<file path="design/flow/run.sh">
#!/bin/bash
# the make line also repeats each setting of config.mk as NAME=value (left out here)
make -C /OpenROAD-flow-scripts/flow DESIGN_CONFIG=/design/flow/config.mk WORK_HOME=/design/flow/orfs CLKGATE_MAP_FILE= finish
</file>
<file path="design/flow/config.mk">
export PLATFORM = sky130hd
export DESIGN_NAME = neuron_intra_Nbits
export DESIGN_NICKNAME = neuron_intra_Nbits
export VERILOG_FILES = /design/flow/design.v
export SDC_FILE = /design/flow/constraint.sdc
export NUM_CORES = 4
export LEC_CHECK = 0
export CAP_MARGIN = 15
export CELL_PAD_IN_SITES_DETAIL_PLACEMENT = 0
export CELL_PAD_IN_SITES_GLOBAL_PLACEMENT = 0
export CORE_MARGIN = 2
export CORE_UTILIZATION = 72
export CTS_CLUSTER_SIZE = 37
export GPL_ROUTABILITY_DRIVEN = 1
export HOLD_SLACK_MARGIN = 0.3
export MAX_ROUTING_LAYER = met5
export PLACE_DENSITY = 0.67
export SETUP_SLACK_MARGIN = 2.08
export SLEW_MARGIN = 20
export TNS_END_PERCENT = 40
</file>
<file path="design/flow/constraint.sdc">
create_clock -name core_clock -period 8.54 [get_ports {clk}]
set_input_delay 1.7080 -clock core_clock [delete_from_list [all_inputs] [get_ports {clk}]]
set_output_delay 1.7080 -clock core_clock [all_outputs]
set_load 0.01 [all_outputs]
</file>
<file path="design/flow/design.v">
module neuron_intra_Nbits #(
    parameter N = 16,
    parameter N_INPUTS = 16,
    parameter LOG_N_INPUTS = 4  
) (
    input  wire                         clk,
    input  wire                         rst,
    input  wire                         en,
    input  wire signed [N*N_INPUTS-1:0] W,     
    input  wire signed [N*N_INPUTS-1:0] X_N,   
    output reg signed [         N-1:0] Out
);
  wire signed [2*N*N_INPUTS-1:0] prod;
  wire signed [         N-1:0] act_out;
  genvar i;
  generate
    for (i = 0; i < N_INPUTS; i = i + 1) begin : mults
      wire signed [N-1:0] Wi;
      wire signed [N-1:0] Xi;
      assign Wi = W[i*N+:N];
      assign Xi = X_N[i*N+:N];
      assign prod[i*2*N+:2*N] = Wi * Xi;
    end
  endgenerate
  genvar j, k;
  generate
    for (j = 0; j < LOG_N_INPUTS; j = j + 1) begin : ADDER_TREE
      wire signed [2*N*(N_INPUTS >> (j+1))-1:0] sum_stage;
      if(j == 0) begin
        for (k = 0; k < (N_INPUTS >> (j+1)); k = k + 1) begin : STAGE0
          assign sum_stage[2*k*N+:2*N] = prod[2*k*2*N+:2*N] + prod[(2*k+1)*2*N+:2*N];
        end
      end else begin
        for (k = 0; k < (N_INPUTS >> (j+1)); k = k + 1) begin : STAGEJ
          assign sum_stage[2*k*N+:2*N] = ADDER_TREE[j-1].sum_stage[2*k*2*N+:2*N] + ADDER_TREE[j-1].sum_stage[(2*k+1)*2*N+:2*N];
        end
      end
    end
    wire signed [2*N-1:0] sum_all;
    assign sum_all = ADDER_TREE[LOG_N_INPUTS-1].sum_stage;
  endgenerate
  reg signed [2*N-1:0] acc;
  always @(posedge clk or posedge rst) begin
    if (rst) begin
		acc <= 0;
		Out <= 0;
	 end
    else if (en) begin
		acc <= sum_all;
		Out <= act_out;
	 end
  end
  localparam signed [N-1:0] MAX_VAL = {1'b0, {(N-1){1'b1}}};  
  assign act_out = (acc < 0) ? 0 : (acc > MAX_VAL) ? MAX_VAL : acc;
endmodule
</file>
==> GITHUB_STEP_SUMMARY, run 1 <==
## Implementation flow summary

| Metric | Value |
|---|---|
| Largest stage delay on the critical path | 0.68 ns |
| Post-route DRC | 0 |
| Setup WS pre-CTS | -3.765 ns |
| Top post-synthesis cells by count | inv_1, fa_1, nand2_1 |
| Overall routing resource usage | roughly half |
| Total gr overflow | 0 |
| Routed WL | between 500,000 and 600,000 um |
| Crit path buf inv count | 9 |
| Fmax | ~86 MHz |
| Vias | 120,800 |
| Initial antenna violation count | 33 |
| Worst setup SP type | primary input |
| Top-area cell share | a little under two thirds |
| Post-Synthesis Net Count | 22,620 |
| DPL Wire Length | ~470,000 um |
| Worst clock skew | 0.01541 ns |
| Die H | between 400 and 500 um |
| Hold crit path type | reg2reg |
| # H-tree levels | 2 |
| Cell depth of the worst setup path | 36 |
| Ports | around 530 |
| CP max-delay cell | fa_1 |
| WHS Endpoint | acc[14] |
| Most used cell, CP | fa_1 |
| Die X-Extent | approximately 470 um |
| Async SR Flop Fraction | 100.0% |
| Largest net degree at the start of global routing | between 40 and 50 |
| Post-Synth Adder-Cell Area | between 70 and 80% |
| XOR Share, Synth | approximately 1.3% |
| Reg2Reg Setup Slack | roughly 6.3 ns |
| Post-route cell area | 0.1851 sq mm |
| Core area | around 0.22 sq mm |
| Gate count of the mapped netlist | about 16,000 |
| Top logic family | adder cells |
| Final hold vios | 0 |
| RR Startpoint | acc[30] |
| NumNets Final | approximately 25,000 |
| # Max-Cap Violations | 0 |
| Pre-Repair DR Iteration Count | 14 |
| Worst endpoint required time | 8.75 ns |
| Tool warning count | ~50 |
| RSZ-0062 raised after global routing | true |
| Drt wl/cell | 25.46 um |
| Top cells by area | fa_1, inv_1, and2_1 |
| Post-synth EDFFs | 0 |
| Max Slew Vio Count | 0 |
| Ys Warns | 1 |
| Sink Count | approximately 48 |
| CTS tree | built |
| Netlist cell types | a little over 40 |
| CP Max Fanout | 5 |
| Period utilization | 136.6% |
| Worst setup EP type | flop |
| Max transition margin | around two fifths |
| Multiplexer share | 0.1846% |
| Worst-Margin Slew | 0.9200 ns |
| Cell taking the most area after synthesis | fa_1 |
| Clk buf depth | 2 |
| Worst Setup Path Type | in2reg |
| Complex Gates by Area | less than 1% |
| Syn Std Cell Area | around 0.16 sq mm |
| Hold_sp | acc[14] |
| Critical path arrival | 11.87 ns |
| Cell Rows | roughly 170 |
| Status | failed layout checks |
| Post-synth top flop | dfrtp_1 |
| Syn-to-layout area delta | 17.21% |
| Iter 0 DRT Violations | 11,430 |
| Worst-Skew Late Latency | around 0.32 ns |
| # setup viols final | 29 |
| Clock-pin slew on the worst setup and hold paths | around 0.080 ns |
| Routed Antenna Nets | 0 |
| Vias per cell | roughly 5.7 |
| RR Endpoint | Out[9] |
| Ys cells | roughly 16,000 |
| Vias in the first global route | between 100k and 150k |
| WHS Path Cells | 2 |
| Critical path launch point | W[58] |
| Placed Area | between 0.15 and 0.2 sq mm |
| Tmin final | 11.66 ns |
| FP Core Util | between 70% and 80% |
| Top cell type by instance count after synthesis | inv_1 |
| Sequential share of the synthesized area | less than 1% |
| Gpl congestion | about 1.2 |
| CTS Hold Buffers Added | 0 |
| TritonCTS Buffers | 5 |
| Layout check faults | setup timing |
| Yosys simple share | between 10% and 20% |
| Cell family with most CP delay | adder cells |
| Worst Reg-to-Reg Cells | 4 |
| PortBufs | 530 |
| Setup slack after layout | -3.124 ns |
| Global-route wire length before repair | roughly 800,000 um |
| Crit path to | acc[31] |
| Synthesized area per cell | 9.728 sq um |
| Die ar. | around 0.22 sq mm |
| Synth flops | approximately 48 |
| Yosys Chip Area | around 0.16 sq mm |
| CTS root buf | clkbuf_16 |
-- through the flow --
stage	setup TNS, ns	util [%]	hold slack, ns	cells
after floorplan	-45.09	-	0.4537	16240
after global placement	-82.71	82.79	0.4661	20850
after detailed placement	-84.72	82.79	0.4736	20850
after CTS	-67.48	83.52	0.4916	20920
after global routing	-75.17	85.07	0.4980	21120
final	-69.16	85.08	0.4988	21130
-- final cells by class --
type	count	area, sq um
diodes	21	52.55
inverters	5258	19790
flip-flops and latches	48	1201
well taps	2854	3571
multi-input cells	10410	136800
fillers	12220	32470
clock buffers	5	125.1
clock inverters	3	46.29
repair buffers	2531	23550
-- what timing repair did --
action                                  CTS  global route
endpoints found under the setup margin   31            31
cloned                                    7            18
pin swaps                               281           433
setup buffers                            56           167
resized                                 600           742
-- per-layer routing --
layer	up-vias	global-route usage [%]	part of all wire, %
li1	48100	-	-
met1	61770	58.06	31
met2	8141	77.12	46
met3	2748	11.29	11
met4	16	43.37	12
met5	-	0	0.019
==> inputs of run 2 (changes only) <==
Settings changed: CELL_PAD_IN_SITES_DETAIL_PLACEMENT 0 to default, CELL_PAD_IN_SITES_GLOBAL_PLACEMENT 0 to default, CTS_CLUSTER_SIZE 37 to 60, GPL_ROUTABILITY_DRIVEN 1 to default, HOLD_SLACK_MARGIN 0.3 to 0.29, MAX_ROUTING_LAYER met5 to met4, PLACE_DENSITY 0.67 to default, SETUP_SLACK_MARGIN 2.08 to -0.59, TNS_END_PERCENT 40 to default.
Clock period 8.54 ns to 8.91 ns, I/O delays scaled along.
==> run 2 against run 1 <==
The layout still fails its checks (setup timing). Final cell count shrank 1.1%. Final area shrank 2.1%. Flip-flop count is the same. Worst hold slack is essentially flat. Clock skew shrank 0.0015 ns. Critical endpoint unchanged.
==> GITHUB_STEP_SUMMARY, run 2 <==
## Implementation flow summary

| Metric | Value |
|---|---|
| Yosys simple share | 13.10% (unchanged) |
| Fmax | between 80 and 90 MHz |
| Cell depth of the worst setup path | 37 (+2.8%) |
| Top-area cell share | 63.91% (unchanged) |
| Status | failed layout checks |
| Finished Layout Cells | 20,890 (-1.1%) |
| RR Startpoint | acc[19] |
| Reg2Reg Setup Slack | 6.40 ns (+0.11 ns) |
| FP Core Util | 72.59% (unchanged) |
| Tool warning count | 53 (+3.9%) |
| Worst clock skew | 0.01395 ns (-0.001459 ns) |
| Sink Count | 48 (unchanged) |
| Core area | 0.2176 sq mm (unchanged) |
| Worst-Skew Late Latency | 0.32 ns (about the same) |
| Post-Place Cells | 20,790 (-0.28%) |
| Cell Rows | 171 (unchanged) |
| Sequential share of the synthesized area | 0.7605% (unchanged) |
| Netlist cell types | 41 (unchanged) |
| Vias | 123,700 (+2.4%) |
| Critical path arrival | 12.49 ns (+0.62 ns) |
| # Max-Cap Violations | 0 (unchanged) |
| Period utilization | 137.9% (+1.3 points) |
| RR Endpoint | Out[1] |
| Async SR Flop Fraction | 100.0% (unchanged) |
| Worst setup EP type | flop |
| Worst Setup Path Type | in2reg |
| WHS Path Cells | 2 (unchanged) |
| Gate count of the mapped netlist | 16,240 (unchanged) |
| Top post-synthesis cells by count | inv_1, fa_1, nand2_1 |
| Crit path to | acc[31] |
| Worst-Margin Slew | 1.086 ns (+0.1664 ns) |
| Most used cell, CP | fa_2 |
| # setup viols final | 29 (unchanged) |
| Clock-pin slew on the worst setup and hold paths | 0.07 ns (about the same) |
| Top cell type by instance count after synthesis | inv_1 |
| Gpl congestion | 1.151 (-1.4%) |
| Total gr overflow | 0 (unchanged) |
| Post-Synthesis Net Count | 22,620 (unchanged) |
| Yosys Chip Area | 0.1579 sq mm (unchanged) |
| CTS tree | built |
| Post-Synth Adder-Cell Area | 70.47% (unchanged) |
| Die H | 472.4 um (unchanged) |
| Pre-Repair DR Iteration Count | 13 (-1) |
| Top logic family | adder cells |
| Overall routing resource usage | 54.39% (+5.0 points) |
| Setup slack after layout | -3.377 ns (-0.2525 ns) |
| Tmin final | around 12 ns |
| RSZ-0062 raised after global routing | true |
| CTS root buf | clkbuf_16 |
| Worst setup SP type | primary input |
| Syn-to-layout area delta | 14.71% |
| CTS Hold Buffers Added | 0 (unchanged) |
| WHS Endpoint | Out[14] |
| Largest stage delay on the critical path | 0.79 ns (+0.11 ns) |
| Ys Warns | 1 (unchanged) |
| Drt wl/cell | 27.50 um (+8.0%) |
| Max Slew Vio Count | 0 (unchanged) |
| Layout check faults | setup timing |
| PortBufs | 530 (unchanged) |
| Crit path buf inv count | 10 (+1) |
| Clk buf depth | 2 (unchanged) |
| Hold crit path type | reg2reg |
| Routed Antenna Nets | 0 (unchanged) |
| Die X-Extent | 472.4 um (unchanged) |
| Post-route DRC | 0 (unchanged) |
| Final core occ | 83.26% (-1.8 points) |
| Global-route wire length before repair | 845,200 um (+5.8%) |
| # H-tree levels | 2 (unchanged) |
| Largest net degree at the start of global routing | 49 (unchanged) |
| XOR Share, Synth | 1.336% (unchanged) |
| Multiplexer share | 0.1846% (unchanged) |
| Synthesized area per cell | 9.728 sq um (unchanged) |
| Post-synth EDFFs | 0 (unchanged) |
| Vias per cell | 5.919 (+3.5%) |
| Worst Reg-to-Reg Cells | 4 (unchanged) |
| Post-synth top flop | dfrtp_1 |
| Max transition margin | 27.45% (-11 points) |
| CP Max Fanout | 8 (+3) |
| Iter 0 DRT Violations | 14,360 (+26%) |
| Critical path launch point | X_N[147] |
| Syn Std Cell Area | 0.1579 sq mm (unchanged) |
| TritonCTS Buffers | 5 (unchanged) |
| Routed WL | 574,400 um (+6.8%) |
| Ports | 531 (unchanged) |
| Final hold vios | 0 (unchanged) |
| DPL Wire Length | 488,300 um (+3.3%) |
| CP max-delay cell | fa_1 |
| Top cells by area | fa_1, inv_1, and2_1 |
| Synth flops | 48 (unchanged) |
| Worst endpoint required time | 9.11 ns (+0.36 ns) |
| Ys cells | 16,240 (unchanged) |
| Setup TNS | -65.72 ns (+3.446 ns) |
| Cell taking the most area after synthesis | fa_1 |
| Cell family with most CP delay | adder cells |
| Vias in the first global route | 138,900 (+3.8%) |
| Die ar. | 0.2231 sq mm (unchanged) |
| # fillers | 12,000 (-1.8%) |
| NumNets Final | 24,360 (-1.1%) |
| Initial antenna violation count | 56 (+70%) |
| Complex Gates by Area | 0.4183% (unchanged) |
| Hold_sp | Out[14] |
## run 2: repair_timing
item	CTS	global route
setup endpoints to repair	28	28
gates cloned	20	8
gates resized	1944	740
buffers inserted	136	56
endpoints found under the hold margin	0	0
pin swaps	502	375
## run 2: final cells by class
class / instances / area (sq um) / share of cell area, %
inverters: 5258 / 19790 / 10.92
clock buffers: 6 / 138.9 / 0.07666
clock inverters: 2 / 15.01 / 0.008287
multi-input cells: 10410 / 137200 / 75.73
repair buffers: 2249 / 19080 / 10.53
diodes: 66 / 165.2 / 0.09116
well taps: 2854 / 3571 / 1.971
flip-flops and latches: 48 / 1201 / 0.6630
## run 2: routing by layer
layer / vias to the layer above / global-route usage (%) / wire, um / part of all wire (%)
li1: 47590 / - / - / -
met1: 61850 / 59.71 / 170600 / 30
met3: 4049 / 14.43 / 71590 / 12
met4: 0 / 49.64 / 76610 / 13
met5: - / - / 0 / 0
met2: 10170 / 81.35 / 255600 / 45
## run 2: metrics by stage
step | hold WS [ns] | setup WS, ns | instance area (sq um)
after floorplan | 0.4539 | -2.187 | 158800
after global placement | 0.4642 | -3.313 | 179800
after detailed placement | 0.4687 | -3.428 | 179800
after CTS | 0.4856 | -2.642 | 180600
after global routing | 0.5019 | -3.465 | 181200
final | 0.4984 | -3.377 | 181200
==> inputs of run 3 (changes only) <==
Settings changed: CELL_PAD_IN_SITES_DETAIL_PLACEMENT from default to 0, CELL_PAD_IN_SITES_GLOBAL_PLACEMENT from default to 1, CTS_CLUSTER_SIZE 60 to 37, GPL_ROUTABILITY_DRIVEN from default to 1, HOLD_SLACK_MARGIN 0.29 to 0.3, MAX_ROUTING_LAYER met4 to met5, SETUP_SLACK_MARGIN -0.59 to -0.6.
Clock period 8.91 ns to 8.69 ns, I/O delays scaled along.
==> run 3 against run 2 <==
Still fails the layout checks on setup timing. Synthesized cell count did not move. Final area rose by 0.15%. Final cell count fell by 0.44%. Largest cell class unchanged. Worst hold slack got worse by 0.017 ns.
==> GITHUB_STEP_SUMMARY, run 3 <==
## Implementation flow summary

| Metric | Value |
|---|---|
| Total gr overflow | 0 (unchanged) |
| Yosys simple share | 13.10% (unchanged) |
| Tool warning count | 53 (unchanged) |
| Cell taking the most area after synthesis | fa_1 |
| Period utilization | 134.8% (-3.1 points) |
| Initial antenna violation count | 36 (-36%) |
| Vias | 119,400 (-3.4%) |
| Iter 0 DRT Violations | 11,390 (-21%) |
| Core area | 0.2176 sq mm (unchanged) |
| Gate count of the mapped netlist | 16,240 (unchanged) |
| Worst Reg-to-Reg Cells | 4 (unchanged) |
| Post-synth EDFFs | 0 (unchanged) |
| Top cells by area | fa_1, inv_1, and2_1 |
| Critical path arrival | 11.90 ns (-0.59 ns) |
| Hold slack | 0.4813 ns (-0.01705 ns) |
| Clock-pin slew on the worst setup and hold paths | 0.07 ns (about the same) |
| CP Max Fanout | 5 (-3) |
| FP Core Util | 72.59% (unchanged) |
| Worst setup EP type | flop |
| Sequential share of the synthesized area | 0.7605% (unchanged) |
| Die H | 472.4 um (unchanged) |
| Syn-to-layout area delta | 14.88% |
| Crit path buf inv count | 9 (-1) |
| Worst Setup Path Type | in2reg |
| # Max-Cap Violations | 0 (unchanged) |
| Most used cell, CP | fa_1 |
| Yosys Chip Area | 0.1579 sq mm (unchanged) |
| Final hold vios | 0 (unchanged) |
| Worst-Margin Slew | 1.116 ns (+0.02906 ns) |
| Synthesized area per cell | 9.728 sq um (unchanged) |
| XOR Share, Synth | 1.336% (unchanged) |
| Cell family with most CP delay | adder cells |
| Vias per cell | 5.743 (-3.0%) |
| Worst-Skew Late Latency | 0.31 ns (about the same) |
| Clk buf depth | 2 (unchanged) |
| Top post-synthesis cells by count | inv_1, fa_1, nand2_1 |
| TritonCTS Buffers | 5 (unchanged) |
| Sink Count | 48 (unchanged) |
| RR Startpoint | acc[30] |
| Complex Gates by Area | 0.4183% (unchanged) |
| Hold crit path type | reg2reg |
| DPL Wire Length | 465,200 um (-4.7%) |
| Vias in the first global route | 135,000 (-2.8%) |
| Post-route cell area | 0.1814 sq mm (+0.15%) |
| Netlist cell types | 41 (unchanged) |
| Ports | 531 (unchanged) |
| Top-area cell share | 63.91% (unchanged) |
| Largest net degree at the start of global routing | 49 (unchanged) |
| CTS tree | built |
| Drt wl/cell | 25.72 um (-6.5%) |
| Max Slew Vio Count | 0 (unchanged) |
| Multiplexer share | 0.1846% (unchanged) |
| Fmax | ~85 MHz |
| # H-tree levels | 2 (unchanged) |
| Worst clock skew | 0.009109 ns (-0.004840 ns) |
| Global-route wire length before repair | 813,500 um (-3.8%) |
| RR Endpoint | Out[3] |
| PortBufs | 530 (unchanged) |
| Die X-Extent | 472.4 um (unchanged) |
| Status | failed layout checks |
| Reg2Reg Setup Slack | 6.06 ns (-0.34 ns) |
| Setup slack after layout | -3.023 ns (+0.3543 ns) |
| # setup viols final | 28 (-3.4%) |
| Cell Rows | 171 (unchanged) |
| RSZ-0062 raised after global routing | true |
| Largest stage delay on the critical path | 0.65 ns (-0.14 ns) |
| Top cell type by instance count after synthesis | inv_1 |
| Ys Warns | 1 (unchanged) |
| Critical path launch point | W[168] |
| CTS root buf | clkbuf_16 |
| Placed Area | 0.1798 sq mm (about the same) |
| Hold_sp | Out[9] |
| Post-route DRC | 0 (unchanged) |
| NumNets Final | 24,310 (-0.19%) |
| Layout check faults | setup timing |
| Crit path to | acc[29] |
| Worst setup SP type | primary input |
| Syn Std Cell Area | 0.1579 sq mm (unchanged) |
| CP max-delay cell | fa_1 |
| WHS Endpoint | Out[9] |
| Top logic family | adder cells |
| Routed WL | 535,000 um (-6.9%) |
| Max transition margin | 25.63% (-1.8 points) |
| Gpl congestion | 1.180 (+2.5%) |
| Pre-Repair DR Iteration Count | 8 (-5) |
| Overall routing resource usage | 50.43% (-4.0 points) |
| Cell depth of the worst setup path | 34 (-8.1%) |
| CTS Hold Buffers Added | 0 (unchanged) |
| Ys cells | 16,240 (unchanged) |
| Routed Antenna Nets | 0 (unchanged) |
| Post-Synthesis Net Count | 22,620 (unchanged) |
| Worst endpoint required time | 8.88 ns (-0.23 ns) |
| Async SR Flop Fraction | 100.0% (unchanged) |
| Tmin final | between 10 and 15 ns |
| WHS Path Cells | 2 (unchanged) |
| Synth flops | 48 (unchanged) |
| Post-synth top flop | dfrtp_1 |
| Setup WS pre-CTS | -3.637 ns (-0.2091 ns) |
| Die ar. | 0.2231 sq mm (unchanged) |
| Post-Synth Adder-Cell Area | 70.47% (unchanged) |
## run 3: timing repair
| item | 4_1_cts | 5_1_grt |
|---|---|---|
| buffers inserted | 162 | 38 |
| gates resized | 2105 | 609 |
| pin swaps | 655 | 413 |
| endpoints found under the setup margin | 28 | 28 |
| gates cloned | 15 | 2 |
## run 3: routing by layer
layer  track usage, %  share of wire [%]  up-vias
met4            43.27                 12       26
met1            58.60                 31    61150
li1                 -                  -    47420
met2            77.48                 45     8033
met3            14.61                 12     2814
met5                0              0.030        -
## run 3: through the flow
step           std cells  TNS [ns]  utilization [%]
4_1_cts            20750    -57.68            83.12
3_3_place_gp       20780    -80.47            82.64
2_1_floorplan      16240    -39.63                -
6_report           20800    -66.07            83.38
3_5_place_dp       20780    -83.78            82.64
5_1_grt            20780    -70.00            83.37
## run 3: final cells by class
class	instances	area [sq um]
timing repair buffer	2203	19030
clock inverter	2	60.06
sequential	48	1201
tap	2854	3571
clock buffer	5	125.1
multi-input combinational	10410	137600
fill	13200	36150
antenna	22	55.05
inverter	5258	19810
==> inputs of run 4 (changes only) <==
Settings changed: CAP_MARGIN 15 to 20, CELL_PAD_IN_SITES_DETAIL_PLACEMENT 0 to default, CELL_PAD_IN_SITES_GLOBAL_PLACEMENT 1 to default, CORE_UTILIZATION 72 to 25, CTS_CLUSTER_SIZE 37 to default, GPL_ROUTABILITY_DRIVEN 1 to default, HOLD_SLACK_MARGIN 0.3 to default, MAX_ROUTING_LAYER met5 to default, SETUP_SLACK_MARGIN -0.6 to default.
Clock period 8.69 ns to 16.9 ns, I/O delays scaled along.
==> run 4 against run 3 <==
The run now finishes clean. Sequential share of layout area hardly changed. Via count decreased by 11%. Highest routed layer unchanged. Area after synthesis unchanged.
==> GITHUB_STEP_SUMMARY, run 4 <==
## Implementation flow summary

| Metric | Value |
|---|---|
| # Max-Cap Violations | 0 (unchanged) |
| Register area | 0.001201 sq mm (unchanged) |
| Post-synth EDFFs | 0 (unchanged) |
| Worst Reg-to-Reg Cells | 4 (unchanged) |
| Sequential share of the synthesized area | 0.7605% (unchanged) |
| Yosys Chip Area | 0.1579 sq mm (unchanged) |
| Top-area cell share | 63.91% (unchanged) |
| Overall routing resource usage | 18.41% (-32 points) |
| Cell depth of the worst setup path | 35 (+2.9%) |
| Post-route DRC | 0 (unchanged) |
| Max transition margin | 22.04% (-3.6 points) |
| Top post-synthesis cells by count | inv_1, fa_1, nand2_1 |
| Syn-to-layout area delta | 9.173% |
| Worst setup EP type | flop |
| RR Endpoint | Out[14] |
| Post-Place Cells | 24,650 (+19%) |
| Yosys simple share | 13.10% (unchanged) |
| Cell family with most CP delay | adder cells |
| Period utilization | 88.38% (-46 points) |
| Vias | 106,200 (-11%) |
| XOR Share, Synth | 1.336% (unchanged) |
| Core area | 0.6288 sq mm (+190%) |
| Die X-Extent | 798.8 um (+69%) |
| Worst-Skew Late Latency | 0.30 ns (about the same) |
| Tool warning count | 46 (-13%) |
| Max Slew Vio Count | 0 (unchanged) |
| Vias per cell | 4.299 (-25%) |
| Setup TNS | 0 ns (+66.07 ns) |
| Critical path launch point | X_N[48] |
| Die H | 798.8 um (+69%) |
| Reg2Reg Setup Slack | 14.82 ns (+8.76 ns) |
| Synthesized area per cell | 9.728 sq um (unchanged) |
| PortBufs | 530 (unchanged) |
| CTS Hold Buffers Added | 0 (unchanged) |
| Resized cells post-CTS | 0 (-100%) |
| Critical path arrival | 15.12 ns (+3.22 ns) |
| Die ar. | 0.6381 sq mm (+190%) |
| Cell Rows | 291 (+70%) |
| Top logic family | adder cells |
| # setup viols final | 0 (-100%) |
| Sink Count | 48 (unchanged) |
| Top cell type by instance count after synthesis | inv_1 |
| # Post-CTS Setup Buffers | 0 (-100%) |
| Worst clock skew | 0.006855 ns (-0.002254 ns) |
| Post-Synthesis Net Count | 22,620 (unchanged) |
| Drt wl/cell | 23.43 um (-8.9%) |
| Multiplexer share | 0.1846% (unchanged) |
| RR Startpoint | acc[19] |
| Crit path to | acc[31] |
| Clock-pin slew on the worst setup and hold paths | 0.07 ns (about the same) |
| Complex Gates by Area | 0.4183% (unchanged) |
| Final hold vios | 0 (unchanged) |
| Post-Synth Adder-Cell Area | 70.47% (unchanged) |
| NumNets Final | 22,690 (-6.6%) |
| Top cells by area | fa_1, inv_1, and2_1 |
| FP Core Util | 25.12% (-47 points) |
| Setup WS pre-CTS | 1.566 ns (+5.203 ns) |
| WHS Endpoint | Out[2] |
| Global-route wire length before repair | 846,600 um (+4.1%) |
| Iter 0 DRT Violations | 7,457 (-35%) |
| Hold_sp | Out[2] |
| Worst setup SP type | primary input |
| Gpl congestion | 0.9702 (-18%) |
| Netlist cell types | 41 (unchanged) |
| Status | complete, no violations |
| Fmax | 66.95 MHz |
| # fillers | 66,650 (+410%) |
| Finished Layout Cells | 24,700 (+19%) |
| Logic area | 0.1350 sq mm (-1.8%) |
| Setup slack after layout | 1.964 ns (+4.987 ns) |
| Cell taking the most area after synthesis | fa_1 |
| TritonCTS Buffers | 5 (unchanged) |
| CP max-delay cell | clkdlybuf4s50_1 |
| DPL Wire Length | 525,900 um (+13%) |
| RSZ-0062 raised after global routing | false |
| Ys cells | 16,240 (unchanged) |
| Vias in the first global route | 119,600 (-11%) |
| Worst-Margin Slew | 1.166 ns (+0.05017 ns) |
| Crit path buf inv count | 8 (-1) |
| Ys Warns | 1 (unchanged) |
| Post-route cell area | 0.1724 sq mm (-5.0%) |
| Total gr overflow | 0 (unchanged) |
| Gate count of the mapped netlist | 16,240 (unchanged) |
| WHS Path Cells | 2 (unchanged) |
| Synth flops | 48 (unchanged) |
| CP Max Fanout | 16 (+11) |
| Tmin final | about 15 ns |
| CTS tree | built |
| Final core occ | 27.42% (-56 points) |
| Hold crit path type | reg2reg |
| Most used cell, CP | fa_1 |
| CTS root buf | clkbuf_16 |
| Worst Setup Path Type | in2reg |
| Syn Std Cell Area | 0.1579 sq mm (unchanged) |
| Largest stage delay on the critical path | 1.02 ns (+0.37 ns) |
| Post-synth top flop | dfrtp_1 |
| Pre-Repair DR Iteration Count | 6 (-2) |
| Routed Antenna Nets | 0 (unchanged) |
| Ports | 531 (unchanged) |
| Placed Area | 0.1722 sq mm (-4.3%) |
| Clk buf depth | 2 (unchanged) |
| Async SR Flop Fraction | 100.0% (unchanged) |
| Routed WL | 578,700 um (+8.2%) |
| # H-tree levels | 2 (unchanged) |
| Worst endpoint required time | 17.08 ns (+8.20 ns) |
| Largest net degree at the start of global routing | 49 (unchanged) |
| Initial antenna violation count | 183 (+410%) |
run 4: routing by layer:
metal / up-vias / share of wire, % / GRT usage [%]
met5: - / 0.12 / 0
met4: 108 / 4.4 / 6.173
met2: 3573 / 49 / 31.76
met3: 779 / 7.5 / 3.763
li1: 44180 / - / -
met1: 57560 / 39 / 22.96
run 4: layout make-up:
cell class                      count  area share (%)
Antenna cell                       40         0.05805
Clock buffer                        5         0.07256
Clock inverter                      3         0.02757
Inverter                         5258           11.45
Multi-Input combinational cell  10410           78.32
Sequential cell                    48          0.6966
Tap cell                         8350           6.059
Timing Repair Buffer              588           3.320
run 4: through the flow:
step | hold WS, ns
global route | 0.5113
detailed placement | 0.4700
finish | 0.4850
global placement | 0.4657
CTS | 0.4843
floorplan | 0.4537
==> inputs of run 5 (changes only) <==
Settings changed: CELL_PAD_IN_SITES_DETAIL_PLACEMENT from default to 0, CELL_PAD_IN_SITES_GLOBAL_PLACEMENT from default to 1, CORE_UTILIZATION 25 to 70, GPL_ROUTABILITY_DRIVEN from default to 1, MAX_ROUTING_LAYER from default to met5, SETUP_SLACK_MARGIN from default to -0.6.
Clock period 16.9 ns to 9.59 ns, I/O delays scaled along.
==> run 5 against run 4 <==
The layout now fails its checks (setup timing). Worst hold slack gained 0.0055 ns. Sequential share of layout area is essentially flat. Clock skew grew 0.0084 ns. Final area grew 5.1%. Utilization grew 53 points. Wire length shrank 10%.
==> GITHUB_STEP_SUMMARY, run 5 <==
## Implementation flow summary

| Metric | Value |
|---|---|
| Cell taking the most area after synthesis | fa_1 |
| Crit path to | acc[31] |
| Worst-Margin Slew | 0.9206 ns (-0.2451 ns) |
| Cell family with most CP delay | adder cells |
| Reg2Reg Setup Slack | 7.09 ns (-7.73 ns) |
| Total gr overflow | 0 (unchanged) |
| Synthesized area per cell | 9.728 sq um (unchanged) |
| Die H | 479.0 um (-40%) |
| Post-Synth Adder-Cell Area | 70.47% (unchanged) |
| Gate count of the mapped netlist | 16,240 (unchanged) |
| Sink Count | 48 (unchanged) |
| Hold_sp | acc[7] |
| Post-synth EDFFs | 0 (unchanged) |
| Syn Std Cell Area | 0.1579 sq mm (unchanged) |
| Initial antenna violation count | 29 (-84%) |
| Netlist cell types | 41 (unchanged) |
| Placed Area | 0.1805 sq mm (+4.8%) |
| Largest stage delay on the critical path | 0.65 ns (-0.37 ns) |
| Clock-pin slew on the worst setup and hold paths | 0.08 ns (about the same) |
| Worst setup SP type | primary input |
| Period utilization | 123.4% (+35 points) |
| Vias in the first global route | 131,300 (+9.8%) |
| WHS Path Cells | 1 (-1) |
| Metal2 WL | 241,500 um (-15%) |
| CTS tree | built |
| RR Endpoint | Out[3] |
| Worst-Skew Late Latency | 0.32 ns (+0.02 ns) |
| CP Max Fanout | 8 (-8) |
| # H-tree levels | 2 (unchanged) |
| Max Slew Vio Count | 0 (unchanged) |
| Routed Antenna Nets | 0 (unchanged) |
| Top logic family | adder cells |
| CTS root buf | clkbuf_16 |
| Synth flops | 48 (unchanged) |
| Max transition margin | 38.44% (+16 points) |
| Final core occ | 80.74% (+53 points) |
| Worst Reg-to-Reg Cells | 4 (unchanged) |
| WHS Endpoint | acc[7] |
| Top post-synthesis cells by count | inv_1, fa_1, nand2_1 |
| Worst clock skew | 0.01529 ns (+0.008433 ns) |
| Critical path launch point | X_N[248] |
| Critical path arrival | 12.04 ns (-3.08 ns) |
| Fmax | between 80 and 90 MHz |
| XOR Share, Synth | 1.336% (unchanged) |
| Vias | 117,000 (+10%) |
| Multiplexer share | 0.1846% (unchanged) |
| Status | failed layout checks |
| Top cell type by instance count after synthesis | inv_1 |
| Core area | 0.2245 sq mm (-64%) |
| CP max-delay cell | fa_2 |
| Post-Synthesis Net Count | 22,620 (unchanged) |
| # setup viols final | 27 (+27) |
| Hold slack | 0.4906 ns (+0.005548 ns) |
| Sequential share of the synthesized area | 0.7605% (unchanged) |
| Ports | 531 (unchanged) |
| Layout check faults | setup timing |
| Global-route wire length before repair | 785,600 um (-7.2%) |
| Complex Gates by Area | 0.4183% (unchanged) |
| Drt wl/cell | 24.86 um (+6.1%) |
| Hold crit path type | reg2reg |
| TritonCTS Buffers | 5 (unchanged) |
| RSZ-0062 raised after global routing | true |
| Worst endpoint required time | 9.80 ns (-7.28 ns) |
| Yosys Chip Area | 0.1579 sq mm (unchanged) |
| Worst Setup Path Type | in2reg |
| Largest net degree at the start of global routing | 49 (unchanged) |
| Post-route cell area | 0.1812 sq mm (+5.1%) |
| Ys cells | 16,240 (unchanged) |
| Post-synth top flop | dfrtp_1 |
| Async SR Flop Fraction | 100.0% (unchanged) |
| Cell Rows | 174 (-40%) |
| # Max-Cap Violations | 0 (unchanged) |
| Pre-Repair DR Iteration Count | 6 (unchanged) |
| NumNets Final | 24,330 (+7.2%) |
| Final hold vios | 0 (unchanged) |
| Routed length on met1 | 166,100 um (-26%) |
| Die ar. | 0.2294 sq mm (-64%) |
| Most used cell, CP | fa_1 |
| Vias per cell | 5.587 (+30%) |
| Worst setup EP type | flop |
| Max Used Layer | met5 |
| Top-area cell share | 63.91% (unchanged) |
| Yosys simple share | 13.10% (unchanged) |
| Crit path buf inv count | 6 (-2) |
| Ys Warns | 1 (unchanged) |
| DPL Wire Length | 466,300 um (-11%) |
| Tmin final | ~12 ns |
| Top cells by area | fa_1, inv_1, and2_1 |
| Iter 0 DRT Violations | 9,715 (+30%) |
| Setup WS pre-CTS | -2.849 ns (-4.415 ns) |
| Routed WL | 520,900 um (-10%) |
| FP Core Util | 70.37% (+45 points) |
| Overall routing resource usage | 47.15% (+29 points) |
| Cell depth of the worst setup path | 33 (-5.7%) |
| Met3 routed WL | 53,920 um (+24%) |
| RR Startpoint | acc[19] |
| PortBufs | 530 (unchanged) |
| Clk buf depth | 2 (unchanged) |
| Setup slack after layout | -2.242 ns (-4.206 ns) |
| Syn-to-layout area delta | 14.74% |
| Gpl congestion | 1.174 (+21%) |
| Die X-Extent | 479.0 um (-40%) |
| Tool warning count | 51 (+11%) |
| Post-route DRC | 0 (unchanged) |
[run 5: what timing repair did]
item	4_1_cts	5_1_grt
setup endpoints to repair	27	27
cloned	1	13
hold buffers	0	0
gates resized	934	1279
pin swaps	351	617
buffers inserted	53	71
[run 5: cell type report]
cell class,instances,area (sq um)
diodes,18,45.04
well taps,2992,3744
fillers,14730,43230
multi-input cells,10410,137300
inverters,5258,19790
clock buffers,6,138.9
repair buffers,2219,19000
clock inverters,2,38.79
flip-flops and latches,48,1201
[run 5: through the flow]
step                TNS [ns]  instances
finish                -43.33      20950
detailed placement    -60.62      20980
CTS                   -41.75      20930
global placement      -58.15      20980
global route          -51.72      20940
floorplan             -21.41      16240
[run 5: routing by layer]
| layer | vias to the layer above | global-route usage [%] |
|---|---|---|
| li1 | 47440 | - |
| met1 | 60480 | 56.00 |
| met2 | 6868 | 74.41 |
| met3 | 2238 | 10.40 |
| met4 | 20 | 38.69 |
| met5 | - | 0 |
==> inputs of run 6 (changes only) <==
Settings changed: ABC_AREA from default to 1, CAP_MARGIN 20 to 15, CELL_PAD_IN_SITES_DETAIL_PLACEMENT 0 to default, CELL_PAD_IN_SITES_GLOBAL_PLACEMENT 1 to default, CORE_UTILIZATION 70 to 72, CTS_CLUSTER_DIAMETER from default to 199, CTS_CLUSTER_SIZE from default to 95, GPL_ROUTABILITY_DRIVEN 1 to default, MAX_ROUTING_LAYER met5 to default, SETUP_SLACK_MARGIN -0.6 to 2.03, TNS_END_PERCENT from default to 15.
Clock period 9.59 ns to 8.84 ns, I/O delays scaled along.
==> run 6 against run 5 <==
Still fails the layout checks on setup timing. Critical path depth grew 4. Clock skew decreased by 0.0053 ns. Area after synthesis is 2.9% higher. First-iteration DRC count up 44%. Flip-flop count did not move. Critical endpoint is now acc[30].
==> GITHUB_STEP_SUMMARY, run 6 <==
## Implementation flow summary

| Metric | Value |
|---|---|
| Status | failed layout checks |
| Layout check faults | setup timing |
| CTS root buf | clkbuf_16 |
| # setup viols final | 29 (+7.4%) |
| Die H | 479.1 um (about the same) |
| Tmin final | ~11 ns |
| Clock-pin slew on the worst setup and hold paths | 0.07 ns (about the same) |
| Worst Reg-to-Reg Cells | 4 (unchanged) |
| Crit path buf inv count | 11 (+5) |
| Syn Std Cell Area | 0.1625 sq mm (+2.9%) |
| RR Endpoint | Out[8] |
| CP Max Fanout | 9 (+1) |
| Fmax | slightly below 90 MHz |
| Cell Rows | 174 (unchanged) |
| Cell taking the most area after synthesis | fa_1 |
| Worst-Margin Slew | 1.100 ns (+0.1793 ns) |
| Synthesized area per cell | 8.624 sq um (-11%) |
| Routed WL | 537,600 um (+3.2%) |
| Max transition margin | 25.90% (-13 points) |
| Yosys Chip Area | 0.1625 sq mm (+2.9%) |
| Worst endpoint required time | 9.05 ns (-0.75 ns) |
| Ports | 531 (unchanged) |
| Vias | 128,800 (+10%) |
| Placed Area | 0.1854 sq mm (+2.7%) |
| Period utilization | 128.1% (+4.8 points) |
| Ys cells | 18,840 (+16%) |
| Ys Warns | 1 (unchanged) |
| Max Slew Vio Count | 0 (unchanged) |
| Top post-synthesis cells by count | inv_1, fa_1, nand2_1 |
| Pre-Repair DR Iteration Count | 9 (+3) |
| TritonCTS Buffers | 5 (unchanged) |
| Top cell type by instance count after synthesis | inv_1 |
| Post-route DRC | 0 (unchanged) |
| Worst clock skew | 0.01002 ns (-0.005267 ns) |
| Post-Place Cells | 23,280 (+11%) |
| Total gr overflow | 0 (unchanged) |
| Top cells by area | fa_1, inv_1, nand2_1 |
| Complex Gates by Area | 0.3342% (-0.084 points) |
| Hold_sp | acc[0] |
| WHS Endpoint | acc[0] |
| Top logic family | adder cells |
| Iter 0 DRT Violations | 14,010 (+44%) |
| Vias per cell | 5.447 (-2.5%) |
| PortBufs | 530 (unchanged) |
| Syn-to-layout area delta | 17.43% |
| NumNets Final | 27,020 (+11%) |
| Initial antenna violation count | 27 (-6.9%) |
| Top-area cell share | 62.12% (-1.8 points) |
| Post-synth EDFFs | 0 (unchanged) |
| Post-synth top flop | dfrtp_1 |
| Overall routing resource usage | 49.01% (+1.9 points) |
| Final hold vios | 0 (unchanged) |
| Cell depth of the worst setup path | 37 (+12%) |
| Worst Setup Path Type | in2reg |
| DPL Wire Length | 468,300 um (+0.44%) |
| Critical path arrival | 11.53 ns (-0.51 ns) |
| Most used cell, CP | fa_1 |
| Post-route cell area | 0.1908 sq mm (+5.3%) |
| Gpl congestion | 1.073 (-8.5%) |
| Worst setup SP type | primary input |
| Die X-Extent | 479.1 um (about the same) |
| Tool warning count | 51 (unchanged) |
| Yosys simple share | 11.16% (-1.9 points) |
| Critical path launch point | X_N[117] |
| WHS Path Cells | 2 (+1) |
| Final core occ | 84.93% (+4.2 points) |
| Synth flops | 48 (unchanged) |
| CP max-delay cell | fa_1 |
| Die ar. | 0.2295 sq mm (about the same) |
| Multiplexer share | 0% (-0.18 points) |
| Cell family with most CP delay | adder cells |
| Finished Layout Cells | 23,640 (+13%) |
| Hold crit path type | reg2reg |
| Setup slack after layout | -2.487 ns (-0.2450 ns) |
| Async SR Flop Fraction | 100.0% (unchanged) |
| Reg2Reg Setup Slack | 5.97 ns (-1.12 ns) |
| FP Core Util | 72.32% (+2.0 points) |
| Crit path to | acc[30] |
| Largest net degree at the start of global routing | 55 (+12%) |
| Worst-Skew Late Latency | 0.32 ns (about the same) |
| Hold slack | 0.4763 ns (-0.01431 ns) |
| Netlist cell types | 36 (-12%) |
| Post-Synth Adder-Cell Area | 68.49% (-2.0 points) |
| Sequential share of the synthesized area | 0.7392% (-0.021 points) |
| Global-route wire length before repair | 826,400 um (+5.2%) |
| Vias in the first global route | 141,900 (+8.0%) |
| Routed Antenna Nets | 0 (unchanged) |
| RR Startpoint | acc[23] |
| Core area | 0.2247 sq mm (about the same) |
| Worst setup EP type | flop |
| # Max-Cap Violations | 0 (unchanged) |
| Largest stage delay on the critical path | 0.69 ns (+0.04 ns) |
| RSZ-0062 raised after global routing | true |
| Sink Count | 48 (unchanged) |
| Drt wl/cell | 22.74 um (-8.5%) |
| Clk buf depth | 2 (unchanged) |
| Post-Synthesis Net Count | 25,230 (+12%) |
| CTS tree | built |
| Gate count of the mapped netlist | 18,840 (+16%) |
| XOR Share, Synth | 0.7307% (-0.61 points) |
| # H-tree levels | 2 (unchanged) |
[run 6: routing by layer]
| layer | part of all wire, % | wire [um] | global-route usage (%) |
|---|---|---|---|
| met5 | 0.018 | 96 | 0 |
| met4 | 9.7 | 52360 | 35.01 |
| met3 | 14 | 74630 | 14.80 |
| met2 | 44 | 234600 | 72.70 |
| met1 | 33 | 175900 | 62.02 |
[run 6: layout make-up]
class / instances / area, sq um
Antenna cell: 15 / 37.54
Clock buffer: 5 / 125.1
Clock inverter: 2 / 12.51
Fill cell: 13070 / 33870
Inverter: 7156 / 26910
Multi-Input combinational cell: 10770 / 132500
Sequential cell: 48 / 1201
Tap cell: 2992 / 3744
Timing Repair Buffer: 2655 / 26240
Timing Repair inverter: 1 / 5.005
[run 6: what timing repair did]
item / 4_1_cts / 5_1_grt
resized: 1000 / 227
pin swaps: 519 / 149
cloned: 19 / 2
setup buffers: 269 / 46
endpoints found under the setup margin: 30 / 30
hold buffers: 0 / 0
[run 6: through the flow]
| stage | worst slack, ns | setup TNS (ns) |
|---|---|---|
| after detailed placement | -3.153 | -71.18 |
| after global routing | -2.683 | -61.84 |
| final | -2.487 | -55.57 |
| after CTS | -2.379 | -52.94 |
| after floorplan | -1.921 | -39.88 |
| after global placement | -3.090 | -69.75 |
==> inputs of run 7 (changes only) <==
Settings changed: ABC_AREA 1 to default, CAP_MARGIN 15 to 20, CORE_UTILIZATION 72 to 40, CTS_CLUSTER_DIAMETER 199 to default, CTS_CLUSTER_SIZE 95 to default, SETUP_SLACK_MARGIN 2.03 to default, TNS_END_PERCENT 15 to default.
Clock period 8.84 ns to 7.92 ns, I/O delays scaled along.
==> run 7 against run 6 <==
Still fails the layout checks on setup timing. Flip-flop count unchanged. Highest routed layer unchanged. Clock skew rose by 0.013 ns. Via count decreased by 12%. Utilization decreased by 36 points. Final area is 1.0% higher. Non-clock buffer count up 112. Largest cell class unchanged. Sequential share of layout area about the same. First-iteration DRC count shrank 45%.
==> GITHUB_STEP_SUMMARY, run 7 <==
## Implementation flow summary

| Metric | Value |
|---|---|
| Synthesized area per cell | 9.728 sq um (+13%) |
| FP Core Util | 40.21% (-32 points) |
| Worst endpoint required time | 8.15 ns (-0.90 ns) |
| Die X-Extent | 632.4 um (+32%) |
| Top-area cell share | 63.91% (+1.8 points) |
| Top logic family | adder cells |
| Async SR Flop Fraction | 100.0% (unchanged) |
| Pre-Repair DR Iteration Count | 6 (-3) |
| Syn Std Cell Area | 0.1579 sq mm (-2.8%) |
| Status | failed layout checks |
| Initial antenna violation count | 32 (+19%) |
| # H-tree levels | 2 (unchanged) |
| Post-route DRC | 0 (unchanged) |
| Synth flops | 48 (unchanged) |
| Critical path launch point | W[62] |
| Netlist cell types | 41 (+14%) |
| Sequential share of the synthesized area | 0.7605% (+0.021 points) |
| Clock-pin slew on the worst setup and hold paths | 0.09 ns (+0.02 ns) |
| Cell family with most CP delay | adder cells |
| Ys Warns | 1 (unchanged) |
| Critical path arrival | 11.69 ns (+0.16 ns) |
| Final hold vios | 0 (unchanged) |
| CP max-delay cell | fa_2 |
| Worst-Skew Late Latency | 0.34 ns (+0.02 ns) |
| Core area | 0.3928 sq mm (+75%) |
| RSZ-0062 raised after global routing | true |
| Period utilization | 144.6% (+16 points) |
| NumNets Final | 24,870 (-7.9%) |
| Sink Count | 48 (unchanged) |
| Ys cells | 16,240 (-14%) |
| Drt wl/cell | 23.38 um (+2.8%) |
| Overall routing resource usage | 28.58% (-20 points) |
| Top cell type by instance count after synthesis | inv_1 |
| WHS Path Cells | 2 (unchanged) |
| Ports | 531 (unchanged) |
| Most used cell, CP | fa_2 |
| WHS Endpoint | Out[8] |
| Routed Antenna Nets | 0 (unchanged) |
| CTS root buf | clkbuf_16 |
| Crit path buf inv count | 10 (-1) |
| RR Startpoint | acc[19] |
| CTS tree | built |
| Worst clock skew | 0.02268 ns (+0.01266 ns) |
| Worst Reg-to-Reg Cells | 5 (+1) |
| Post-synth top flop | dfrtp_1 |
| Top post-synthesis cells by count | inv_1, fa_1, nand2_1 |
| Layout check faults | setup timing |
| Yosys Chip Area | 0.1579 sq mm (-2.8%) |
| Placed Area | 0.1847 sq mm (-0.35%) |
| Post-Place Cells | 23,270 (-0.039%) |
| Post-Synth Adder-Cell Area | 70.47% (+2.0 points) |
| Total gr overflow | 0 (unchanged) |
| Largest net degree at the start of global routing | 49 (-11%) |
| Setup WS pre-CTS | -4.314 ns (-1.161 ns) |
| Vias | 113,900 (-12%) |
| Die H | 632.4 um (+32%) |
| Post-synth EDFFs | 0 (unchanged) |
| RR Endpoint | Out[14] |
| TritonCTS Buffers | 5 (unchanged) |
| Cell taking the most area after synthesis | fa_1 |
| PortBufs | 530 (unchanged) |
| Tool warning count | 50 (-2.0%) |
| Worst Setup Path Type | in2reg |
| Complex Gates by Area | 0.4183% (+0.084 points) |
| Worst setup EP type | flop |
| Multiplexer share | 0.1846% (+0.18 points) |
| Max Slew Vio Count | 0 (unchanged) |
| Die ar. | 0.3999 sq mm (+74%) |
| Largest stage delay on the critical path | 0.65 ns (-0.04 ns) |
| DPL Wire Length | 501,700 um (+7.1%) |
| Vias per cell | 4.802 (-12%) |
| Iter 0 DRT Violations | 7,765 (-45%) |
| Fmax | ~87 MHz |
| Post-route cell area | 0.1928 sq mm (+1.0%) |
| Max transition margin | 37.45% (+12 points) |
| Top cells by area | fa_1, inv_1, and2_1 |
| Final core occ | 49.07% (-36 points) |
| Finished Layout Cells | 23,730 (+0.36%) |
| # setup viols final | 29 (unchanged) |
| Gpl congestion | 1.007 (-6.2%) |
| Clk buf depth | 2 (unchanged) |
| XOR Share, Synth | 1.336% (+0.61 points) |
| Hold_sp | Out[8] |
| # Max-Cap Violations | 0 (unchanged) |
| Tmin final | ~11 ns |
| Worst-Margin Slew | 0.9382 ns (-0.1617 ns) |
| Cell depth of the worst setup path | 37 (unchanged) |
| Worst setup SP type | primary input |
| Hold crit path type | reg2reg |
| CP Max Fanout | 7 (-2) |
| Cell Rows | 230 (+32%) |
| Routed WL | 554,700 um (+3.2%) |
| Reg2Reg Setup Slack | 6.21 ns (+0.24 ns) |
| Gate count of the mapped netlist | 16,240 (-14%) |
| Crit path to | acc[31] |
| Hold slack | 0.4947 ns (+0.01844 ns) |
| Setup slack after layout | -3.532 ns (-1.045 ns) |
| Yosys simple share | 13.10% (+1.9 points) |
| Vias in the first global route | 127,100 (-10%) |
| Post-Synthesis Net Count | 22,620 (-10%) |
| Global-route wire length before repair | 830,700 um (+0.52%) |
| Syn-to-layout area delta | 22.04% |
-- run 7: through the flow --
stage / TNS (ns)
6_report: -79.69
3_5_place_dp: -102.41
4_1_cts: -80.86
3_3_place_gp: -103.14
5_1_grt: -84.73
2_1_floorplan: -56.56
-- run 7: final cells by class --
class / count / area, sq um
repair buffers: 2767 / 26880
clock inverters: 3 / 68.82
flip-flops and latches: 48 / 1201
fillers: 36810 / 200100
well taps: 5220 / 6531
clock buffers: 5 / 125.1
diodes: 16 / 40.04
multi-input cells: 10410 / 138100
inverters: 5258 / 19770
-- run 7: what timing repair did --
action                                   CTS  global route
endpoints found under the setup margin    29            29
buffers inserted                         297            95
hold buffers                               0             0
gates cloned                              49             9
resized                                 1653           619
pin swaps                                714           420
-- run 7: metal layers --
metal / vias to the layer above / track usage [%] / routed length, um
met5: - / 0 / 103
met4: 16 / 13.77 / 35650
met3: 891 / 3.268 / 33760
met2: 3895 / 48.53 / 271300
met1: 60570 / 36.47 / 213800
li1: 48560 / - / -
==> inputs of run 8 (changes only) <==
Settings changed: CELL_PAD_IN_SITES_DETAIL_PLACEMENT from default to 0, CELL_PAD_IN_SITES_GLOBAL_PLACEMENT from default to 1, CORE_UTILIZATION 40 to 70, GPL_ROUTABILITY_DRIVEN from default to 1, MAX_ROUTING_LAYER from default to met5, SETUP_SLACK_MARGIN from default to -0.58.
Clock period 7.92 ns to 9.61 ns, I/O delays scaled along.
==> run 8 against run 7 <==
Still fails the layout checks on setup timing. Utilization is 31 points higher. Clock-buffer cell count stayed put. Wire length is 6.8% lower. Largest cell class unchanged.
==> GITHUB_STEP_SUMMARY, run 8 <==
## Implementation flow summary

| Metric | Value |
|---|---|
| Total gr overflow | 0 (unchanged) |
| Post-Synthesis Net Count | 22,620 (unchanged) |
| Worst setup SP type | primary input |
| Logic area | 0.1366 sq mm (-1.1%) |
| PortBufs | 530 (unchanged) |
| Async SR Flop Fraction | 100.0% (unchanged) |
| Hold crit path type | reg2reg |
| Netlist cell types | 41 (unchanged) |
| Critical path launch point | W[164] |
| Worst-Margin Slew | 0.8922 ns (-0.04603 ns) |
| Crit path to | acc[10] |
| RR Startpoint | acc[19] |
| Cell family with most CP delay | adder cells |
| Period utilization | 122.9% (-22 points) |
| Worst-Skew Late Latency | 0.32 ns (-0.02 ns) |
| Post-synth top flop | dfrtp_1 |
| Worst Setup Path Type | in2reg |
| CP Max Fanout | 15 (+8) |
| # setup viols final | 27 (-6.9%) |
| NumNets Final | 24,330 (-2.2%) |
| Setup TNS | -45.71 ns (+33.99 ns) |
| Max transition margin | 40.35% (+2.9 points) |
| Overall routing resource usage | 47.23% (+19 points) |
| Register area | 0.001201 sq mm (unchanged) |
| Cell Rows | 174 (-24%) |
| Global-route wire length before repair | 787,500 um (-5.2%) |
| XOR Share, Synth | 1.336% (unchanged) |
| RR Endpoint | Out[3] |
| Post-Place Cells | 20,980 (-9.9%) |
| Status | failed layout checks |
| Clock-pin slew on the worst setup and hold paths | 0.07 ns (-0.02 ns) |
| Gate count of the mapped netlist | 16,240 (unchanged) |
| CTS root buf | clkbuf_16 |
| WHS Endpoint | Out[2] |
| Cell taking the most area after synthesis | fa_1 |
| Top logic family | adder cells |
| Initial antenna violation count | 25 (-22%) |
| Worst endpoint required time | 9.78 ns (+1.63 ns) |
| Final core occ | 80.51% (+31 points) |
| Tmin final | between 10 and 15 ns |
| Synth flops | 48 (unchanged) |
| Die X-Extent | 479.0 um (-24%) |
| # fillers | 14,990 (-59%) |
| Top-area cell share | 63.91% (unchanged) |
| RSZ-0062 raised after global routing | true |
| Post-route DRC | 0 (unchanged) |
| Top post-synthesis cells by count | inv_1, fa_1, nand2_1 |
| Ys cells | 16,240 (unchanged) |
| Layout check faults | setup timing |
| Crit path buf inv count | 20 (+10) |
| Yosys simple share | 13.10% (unchanged) |
| Fmax | 84.64 MHz |
| Vias in the first global route | 131,000 (+3.1%) |
| Routed WL | 517,100 um (-6.8%) |
| Cell depth of the worst setup path | 40 (+8.1%) |
| CTS tree | built |
| Core area | 0.2245 sq mm (-43%) |
| Routed Antenna Nets | 0 (unchanged) |
| Iter 0 DRT Violations | 9,769 (+26%) |
| Complex Gates by Area | 0.4183% (unchanged) |
| CP max-delay cell | fa_1 |
| Largest stage delay on the critical path | 0.63 ns (-0.02 ns) |
| Sink Count | 48 (unchanged) |
| Die H | 479.0 um (-24%) |
| Synthesized area per cell | 9.728 sq um (unchanged) |
| Post-Synth Adder-Cell Area | 70.47% (unchanged) |
| Top cells by area | fa_1, inv_1, and2_1 |
| TritonCTS Buffers | 5 (unchanged) |
| Clk buf depth | 2 (unchanged) |
| Gpl congestion | 1.178 (+17%) |
| Pre-Repair DR Iteration Count | 9 (+3) |
| # H-tree levels | 2 (unchanged) |
| Top cell type by instance count after synthesis | inv_1 |
| Worst setup EP type | flop |
| DPL Wire Length | 465,900 um (-7.1%) |
| Syn-to-layout area delta | 14.42% |
| Worst Reg-to-Reg Cells | 4 (-1) |
| Vias per cell | 5.581 (+16%) |
| Final hold vios | 0 (unchanged) |
| Syn Std Cell Area | 0.1579 sq mm (unchanged) |
| # Max-Cap Violations | 0 (unchanged) |
| Sequential share of the synthesized area | 0.7605% (unchanged) |
| Yosys Chip Area | 0.1579 sq mm (unchanged) |
| Max Slew Vio Count | 0 (unchanged) |
| Ys Warns | 1 (unchanged) |
| Critical path arrival | 11.98 ns (+0.29 ns) |
| Ports | 531 (unchanged) |
| FP Core Util | 70.37% (+30 points) |
| Tool warning count | 52 (+4.0%) |
| Largest net degree at the start of global routing | 49 (unchanged) |
| Drt wl/cell | 24.68 um (+5.6%) |
| Die ar. | 0.2294 sq mm (-43%) |
| Vias | 116,900 (+2.6%) |
| Worst clock skew | 0.01505 ns (-0.007628 ns) |
| WHS Path Cells | 2 (unchanged) |
| Post-synth EDFFs | 0 (unchanged) |
| Reg2Reg Setup Slack | 7.14 ns (+0.93 ns) |
| Finished Layout Cells | 20,950 (-12%) |
| Hold_sp | Out[2] |
| Most used cell, CP | buf_4 |
| Multiplexer share | 0.1846% (unchanged) |
| Setup slack after layout | -2.204 ns (+1.328 ns) |
==> run 8: per-stage QoR <==
step | area (sq um) | setup WS, ns | hold WS (ns)
global route | 180700 | -2.367 | 0.5126
finish | 180700 | -2.204 | 0.4917
global placement | 180400 | -2.778 | 0.4653
detailed placement | 180400 | -2.874 | 0.4740
CTS | 180700 | -2.065 | 0.4889
floorplan | 158800 | -1.627 | 0.4539
==> run 8: metal layers <==
| layer | global-route usage, % | vias up | part of all wire (%) |
|---|---|---|---|
| met3 | 10.99 | 2136 | 10 |
| met1 | 55.87 | 60470 | 32 |
| met5 | 0 | - | 0.027 |
| li1 | - | 47460 | - |
| met2 | 74.77 | 6847 | 47 |
| met4 | 37.87 | 18 | 11 |
==> run 8: layout make-up <==
type	count	area share (%)
Sequential cell	48	0.6646
Clock inverter	2	0.03323
Inverter	5258	10.94
Multi-Input combinational cell	10410	75.60
Tap cell	2992	2.071
Clock buffer	5	0.06923
Timing Repair Buffer	2227	10.60
Antenna cell	14	0.01939
==> run 8: timing repair <==
action | CTS | global route
endpoints found under the hold margin | 0 | 0
pin swaps | 340 | 240
resized | 967 | 629
buffers inserted | 67 | 40
endpoints found under the setup margin | 27 | 27
hold buffers | 0 | 0
cloned | 4 | 3
==> inputs of run 9 (changes only) <==
Settings changed: CAP_MARGIN 20 to 15, CELL_PAD_IN_SITES_GLOBAL_PLACEMENT 1 to 0, CORE_UTILIZATION 70 to 72, CTS_CLUSTER_DIAMETER from default to 234, CTS_CLUSTER_SIZE from default to 72, HOLD_SLACK_MARGIN from default to 0.28, MAX_ROUTING_LAYER met5 to met4, PLACE_DENSITY_LB_ADDON from default to 0.01, SETUP_SLACK_MARGIN -0.58 to 2.54, TNS_END_PERCENT from default to 40.
Clock period 9.61 ns to 8.53 ns, I/O delays scaled along.
==> run 9 against run 8 <==
The flow now stops in global routing (5_1_grt). Area after synthesis stayed put. Die area is 2.8% lower. Synthesized cell count stayed put.
==> GITHUB_STEP_SUMMARY, run 9 <==
### Metrics collected by this job

| Metric | Value |
|---|---|
| Async SR Flop Fraction | 100.0% (unchanged) |
| Ys Warns | 1 (unchanged) |
| XOR Share, Synth | 1.336% (unchanged) |
| Cell Rows | 171 (-1.7%) |
| Post-Synthesis Net Count | 22,620 (unchanged) |
| Ys cells | 16,240 (unchanged) |
| Top cells by area | fa_1, inv_1, and2_1 |
| TritonCTS Buffers | 5 (unchanged) |
| Status | stopped before the end |
| Post-Synth Adder-Cell Area | 70.47% (unchanged) |
| Clk buf depth | 2 (unchanged) |
| Synthesized area per cell | 9.728 sq um (unchanged) |
| Top logic family | adder cells |
| Synth flops | 48 (unchanged) |
| Syn Std Cell Area | 0.1579 sq mm (unchanged) |
| CTS Hold Buffers Added | 0 (unchanged) |
| PortBufs | 530 (unchanged) |
| Sequential share of the synthesized area | 0.7605% (unchanged) |
| Stop stage | global routing (5_1_grt) |
| Top post-synthesis cells by count | inv_1, fa_1, nand2_1 |
| Die H | 472.4 um (-1.4%) |
| Ports | 531 (unchanged) |
| Yosys simple share | 13.10% (unchanged) |
| Top-area cell share | 63.91% (unchanged) |
| Gate count of the mapped netlist | 16,240 (unchanged) |
| Multiplexer share | 0.1846% (unchanged) |
| Netlist cell types | 41 (unchanged) |
| # H-tree levels | 2 (unchanged) |
| Post-Place Cells | 20,790 (-0.90%) |
| Sink Count | 48 (unchanged) |
| Top cell type by instance count after synthesis | inv_1 |
| CTS root buf | clkbuf_16 |
| Cell taking the most area after synthesis | fa_1 |
| Post-synth EDFFs | 0 (unchanged) |
| Die ar. | 0.2231 sq mm (-2.8%) |
| DPL Wire Length | 495,000 um (+6.2%) |
| Yosys Chip Area | 0.1579 sq mm (unchanged) |
| Post-synth top flop | dfrtp_1 |
| Gpl congestion | 1.111 (-5.7%) |
| Complex Gates by Area | 0.4183% (unchanged) |
| Core area | 0.2176 sq mm (-3.1%) |
| Die X-Extent | 472.4 um (-1.4%) |
| FP Core Util | 72.59% (+2.2 points) |
## run 9: stage by stage
step / util [%] / cell area, sq um / setup WS, ns / hold WS [ns]
floorplan: - / 158500 / -2.491 / 0.4537
global placement: 82.78 / 180100 / -3.640 / 0.4706
detailed placement: 82.78 / 180100 / -3.748 / 0.4697
CTS: 83.94 / 182600 / -3.006 / 0.4929
## run 9: timing repair
item | 4_1_cts
pin swaps | 361
gates cloned | 19
setup buffers | 100
endpoints found under the setup margin | 31
gates resized | 766
